run A:
## mac_unit
module mac_unit(input clk,en,clr,
                input [15:0]a,b,
                output [39:0]c);
For scale: about 2300 cells after synthesis, roughly 170 flip-flops, roughly 17000 um^2 of cells after synthesis.
Settings: LEC_CHECK=0, ABC_AREA=1, CAP_MARGIN=0, CORE_MARGIN=2, CORE_UTILIZATION=72, CTS_CLUSTER_DIAMETER=260, PLACE_DENSITY=0.66, SETUP_SLACK_MARGIN=-0.65, SLEW_MARGIN=20; clock period 11.4 ns.
run.sh (not shown) runs the stock make flow with config.mk's settings and CLKGATE_MAP_FILE=.
Completing all stages was not enough for run A: its layout failed the final checks because of negative setup slack.
The following lists how run B was set up differently from run A:
diff --git a/flow/config.mk b/flow/config.mk
--- a/flow/config.mk
+++ b/flow/config.mk
@@ -12,3 +12,3 @@
-export CTS_CLUSTER_DIAMETER = 260
-export PLACE_DENSITY = 0.66
-export SETUP_SLACK_MARGIN = -0.65
+export CTS_CLUSTER_DIAMETER = 106
+export HOLD_SLACK_MARGIN = -0.07
+export SETUP_SLACK_MARGIN = 1.81
==> flow/constraint.sdc <==
create_clock -name core_clock -period 11.5 [get_ports {clk}]
set_input_delay 2.3000 -clock core_clock [delete_from_list [all_inputs] [get_ports {clk}]]
set_output_delay 2.3000 -clock core_clock [all_outputs]
set_load 0.01 [all_outputs]
==> results <==
Delta (run B minus run A): cell count decreased 0.45%; clock network contribution to total cell area essentially unchanged. Run B: complete, dirty (negative setup slack). Post-CTS setup repair buffer count (run B over run A): increase, 6.
#### Input delta (run C over run B)
diff --git a/flow/config.mk b/flow/config.mk
--- a/flow/config.mk
+++ b/flow/config.mk
@@ -9 +9 @@
-export CAP_MARGIN = 0
+export CAP_MARGIN = 20
@@ -11,4 +11,2 @@
-export CORE_UTILIZATION = 72
-export CTS_CLUSTER_DIAMETER = 106
-export HOLD_SLACK_MARGIN = -0.07
-export SETUP_SLACK_MARGIN = 1.81
+export CORE_UTILIZATION = 70
+export SETUP_SLACK_MARGIN = 1.8
==> flow/constraint.sdc <==
create_clock -name core_clock -period 13.9 [get_ports {clk}]
set_input_delay 2.7800 -clock core_clock [delete_from_list [all_inputs] [get_ports {clk}]]
set_output_delay 2.7800 -clock core_clock [all_outputs]
set_load 0.01 [all_outputs]
Results
Run C | status: complete | timing, DRC, antenna: pass. Run C vs run B — post-route clock period utilization dropped 21 points. Going from run B to run C, area of the die higher, maximum number of pins on one net before global-route repair closely matched the old numbers. Number of nets still failing antenna checks after routing came out exactly the same in run C and run B. Comparing the two runs side by side, run C comes out ahead of run B on final critical-path setup slack. Run B vs run C, end point of the critical path: a1.acc[36] vs a1.acc[37]. Run C vs run B, clock transition at the register clock pins on the worst setup and hold paths after CTS went down by 0.02 ns.
Edits applied to the flow inputs when going from run C to run D:
diff --git a/flow/config.mk b/flow/config.mk
--- a/flow/config.mk
+++ b/flow/config.mk
@@ -8 +7,0 @@
-export ABC_AREA = 1
@@ -11,2 +10 @@
-export CORE_UTILIZATION = 70
-export SETUP_SLACK_MARGIN = 1.8
+export CORE_UTILIZATION = 40
==> flow/constraint.sdc <==
create_clock -name core_clock -period 13.5 [get_ports {clk}]
set_input_delay 2.7000 -clock core_clock [delete_from_list [all_inputs] [get_ports {clk}]]
set_output_delay 2.7000 -clock core_clock [all_outputs]
set_load 0.01 [all_outputs]
## What came out
- Run D: all stages complete, timing, DRC and antenna checks passed
- Run C: flow completed, timing, DRC and antenna clean
- What run C reported for number of cells in Yosys stat has to be multiplied by 0.70 to get the figure for run D.
- Comparing run D and run C, the lower sequential-to-total area share from yosys stat was measured on run C.
- Against run C, run D reports a final non-filler cell area that is lower.
- Cell type of the slowest stage on the worst timing path: fa_2 -> run D, fa_1 -> run C
- Run D against run C: final tally of setup violations saw little to no change, detailed-routed wire length on met3 saw a decrease, average wire length per cell after detail routing saw a decrease, total die area saw an increase.
Modified inputs, run E compared to run D
diff --git a/flow/config.mk b/flow/config.mk
--- a/flow/config.mk
+++ b/flow/config.mk
@@ -10 +10 @@
-export CORE_UTILIZATION = 40
+export CORE_UTILIZATION = 72
==> flow/constraint.sdc <==
create_clock -name core_clock -period 9.89 [get_ports {clk}]
set_input_delay 1.9780 -clock core_clock [delete_from_list [all_inputs] [get_ports {clk}]]
set_output_delay 1.9780 -clock core_clock [all_outputs]
set_load 0.01 [all_outputs]
Findings:
Run E: flow complete, layout not clean; failing: negative setup slack
Relative to run D, final net count increased by 69 in run E.
The run showing the greater detailed-router iteration count before antenna repair is run E.
Run E against run D; die size is down by more than a quarter.
Between run D and run E, the flow reports fill cell instance count of the final layout decreasing by more than half.
Going from run D to run E, aggregate routed wire length grew by more than 10%.
Critical path depth in cells delta for run E relative to run D: 1.9% higher
In the tables for run D and run E, via count reads lower with run D.
Min actual slew at the worst max-slew pin across run D and run E: run E
Post-synthesis register bit count: run D vs run E identical
Edits applied to the flow inputs when going from run E to run F:
diff --git a/flow/config.mk b/flow/config.mk
--- a/flow/config.mk
+++ b/flow/config.mk
@@ -7,0 +8 @@
+export ABC_AREA = 1
@@ -10 +11,2 @@
-export CORE_UTILIZATION = 72
+export CORE_UTILIZATION = 68
+export CTS_CLUSTER_DIAMETER = 218
==> flow/constraint.sdc <==
create_clock -name core_clock -period 11.7 [get_ports {clk}]
set_input_delay 2.3400 -clock core_clock [delete_from_list [all_inputs] [get_ports {clk}]]
set_output_delay 2.3400 -clock core_clock [all_outputs]
set_load 0.01 [all_outputs]
==> results <==
| run F | all stages done | FAIL | negative setup slack |. [run F] achievable clock frequency fell about 0.7% relative to run E. Run E has a lower first-iteration DRC count than run F. [compare] base=run E new=run F: setup slack shows an increase of 1.71 ns; non-clock buffer count shows a reduction of 52; wire length on met1 shows an increase of 11%. Diff run E -> run F: number of standard cells after synthesis climbed 44%, design area shows an increase of about 6%, pin count of the biggest net entering global routing went up 21, adder-cell share of the synthesized area lost 4.3 points.
